Design Top_convolution, start of the top module:
module Top_convolution(
 input clk,
	input rst,
	input start,
	input en,
	input [12:0] addr,
	output [20:0] out,
	output [20:0] max_pl,
	output reg done,
	output pat_en,
	output [9:0] pat_addr,
	input [7:0] pat_dout,
	output img_en,
	output [17:0] img_addr,
	input [7:0] img_dout,
	output pc_en,
	output pc_we,
	output [9:0] pc_addr,
	output [10:0] pc_din,
	input [10:0] pc_dout,
	output ic_en,
	output ic_we,
	output [17:0] ic_addr,
	output [10:0] ic_din,
	input [10:0] ic_dout,
	output pl_en,
	output pl_we,
	output [12:0] pl_addr,
	output [20:0] pl_din,
	input [20:0] pl_dout
    );
Size in the first run: ~3,800 cells after synthesis, ~290 flip-flops, about 240 I/O pins.
Settings: LEC_CHECK=0, ABC_AREA=1, CAP_MARGIN=5, CELL_PAD_IN_SITES_GLOBAL_PLACEMENT=2, CORE_ASPECT_RATIO=1.92, CORE_MARGIN=2, CORE_UTILIZATION=40, CTS_CLUSTER_DIAMETER=36, CTS_CLUSTER_SIZE=83, GPL_ROUTABILITY_DRIVEN=0, GPL_TIMING_DRIVEN=0, MAX_ROUTING_LAYER=met4, MIN_ROUTING_LAYER=met2, PLACE_DENSITY_LB_ADDON=0.11, SETUP_SLACK_MARGIN=1.07, SLEW_MARGIN=20; clock period 5.75 ns.
run.sh (not shown) runs the stock make flow with config.mk's settings and CLKGATE_MAP_FILE=.
The baseline reached the layout checks and failed them: design-rule violations, negative setup slack.
Rerun with:
ABC_AREA = not set   (was 1)
CAP_MARGIN = 30   (was 5)
CELL_PAD_IN_SITES_GLOBAL_PLACEMENT = not set   (was 2)
CORE_ASPECT_RATIO = not set   (was 1.92)
CORE_UTILIZATION = 72   (was 40)
CTS_CLUSTER_DIAMETER = not set   (was 36)
CTS_CLUSTER_SIZE = not set   (was 83)
GPL_ROUTABILITY_DRIVEN = not set   (was 0)
GPL_TIMING_DRIVEN = not set   (was 0)
MAX_ROUTING_LAYER = not set   (was met4)
MIN_ROUTING_LAYER = not set   (was met2)
PLACE_DENSITY_LB_ADDON = 0.28   (was 0.11)
SETUP_SLACK_MARGIN = not set   (was 1.07)
clock period = 7.14 ns   (was 5.75 ns; I/O delays follow)
Effect: The changed run aborted during 5_1_grt; synthesized area goes down by a few percent; synthesized cell count goes down by about a fifth; die area went down by well over a third.
Rerun with:
CAP_MARGIN = 20   (was 30)
CORE_MARGIN = 9   (was 2)
CORE_UTILIZATION = 40   (was 72)
PLACE_DENSITY_LB_ADDON = not set   (was 0.28)
TNS_END_PERCENT = 75   (was not set)
clock period = 11.0 ns   (was 7.14 ns; I/O delays follow)
After rerunning:
- This time the run went through all stages and came out clean
- synthesized cell count does not change
- die area rises by about 100%
- synthesized area is unchanged
Rerun with:
CORE_MARGIN = 2   (was 9)
CORE_UTILIZATION = 70   (was 40)
CTS_CLUSTER_DIAMETER = 56   (was not set)
CTS_CLUSTER_SIZE = 49   (was not set)
SETUP_SLACK_MARGIN = 2.38   (was not set)
TNS_END_PERCENT = not set   (was 75)
clock period = 8.36 ns   (was 11.0 ns; I/O delays follow)
Result: The new run finished with timing, DRC and antenna clean; worst setup slack loses 0.93 ns; utilization rose by 42 points; cell count fell by about 4%; via count rose by 19%.

========
Starting RTL as in the previous note.
Settings: LEC_CHECK=0, ABC_AREA=1, CAP_MARGIN=20, CORE_MARGIN=2, CORE_UTILIZATION=72, CTS_CLUSTER_DIAMETER=378, CTS_CLUSTER_SIZE=100, PLACE_DENSITY=0.42, SLEW_MARGIN=20, TNS_END_PERCENT=5; clock period 5.56 ns.
The starting point ended with an error in 5_1_grt with GRT-0232.
Edit:
ABC_AREA = unset   (was 1)
CAP_MARGIN = 30   (was 20)
CTS_CLUSTER_DIAMETER = unset   (was 378)
CTS_CLUSTER_SIZE = 51   (was 100)
PLACE_DENSITY = unset   (was 0.42)
PLACE_DENSITY_LB_ADDON = 0.27   (was unset)
TNS_END_PERCENT = unset   (was 5)
clock period = 7.33 ns   (was 5.56 ns; I/O delays follow)
Effect:
- This time the run completed, yet does not pass: max-capacitance violations, max-slew violations, negative setup slack
- die area fell by a few percent
- area after synthesis decreases by a few percent
- synthesized cell count goes down by about a fifth
Edit:
ABC_AREA = 1   (was unset)
CAP_MARGIN = 20   (was 30)
CORE_UTILIZATION = 61   (was 72)
CTS_CLUSTER_SIZE = unset   (was 51)
PLACE_DENSITY_LB_ADDON = unset   (was 0.27)
clock period = 5.63 ns   (was 7.33 ns; I/O delays follow)
Outcome: This time the run completed and failed the layout checks on negative setup slack; worst setup slack degrades by 910 ps; via count rose by 1.0%; wire length shrinks by 11%; count of clock-buffer cells in the layout grows by 13; final cell count grows by 24%; total power rises by 44%; global-route usage decreases by 3.6 points; clock skew went down by 23 ps; synthesized cell count grows by 23%; cell area grows by 6.7%.
Edit:
CORE_UTILIZATION = 72   (was 61)
CTS_CLUSTER_DIAMETER = 263   (was unset)
CTS_CLUSTER_SIZE = 100   (was unset)
PLACE_DENSITY = 0.42   (was unset)
SETUP_SLACK_MARGIN = -0.55   (was unset)
clock period = 5.56 ns   (was 5.63 ns; I/O delays follow)
Result: Now the flow stopped in 5_1_grt on GRT-0232; die size is lower by about a fifth; synthesized cell count does not change; synthesized area does not change.
Edit:
ABC_AREA = unset   (was 1)
CORE_UTILIZATION = 61   (was 72)
CTS_CLUSTER_DIAMETER = unset   (was 263)
CTS_CLUSTER_SIZE = 49   (was 100)
PLACE_DENSITY = unset   (was 0.42)
SETUP_SLACK_MARGIN = unset   (was -0.55)
clock period = 7.25 ns   (was 5.56 ns; I/O delays follow)
Outcome: The new run finished with negative setup slack left; synthesized area decreases by a few percent; synthesized cell count decreases by about a fifth; die size increases by roughly a tenth.
Edit:
CORE_ASPECT_RATIO = 0.61   (was unset)
CORE_MARGIN = 9   (was 2)
CORE_UTILIZATION = 25   (was 61)
CTS_CLUSTER_SIZE = unset   (was 49)
MIN_ROUTING_LAYER = met1   (was unset)
SETUP_SLACK_MARGIN = -0.97   (was unset)
clock period = 11.0 ns   (was 7.25 ns; I/O delays follow)
Outcome:
- Now the flow produced a clean layout
- via count falls by 8.1%
- routed wire length rises by 1.4%
- worst hold slack got worse by 9.9 ps
- register-to-register slack improved by 2600 ps
- cell area falls by 8.3%
- global-route usage falls by 19 points
- clock-buffer cell count rises by 8
Power and IR drop assume default switching activity.
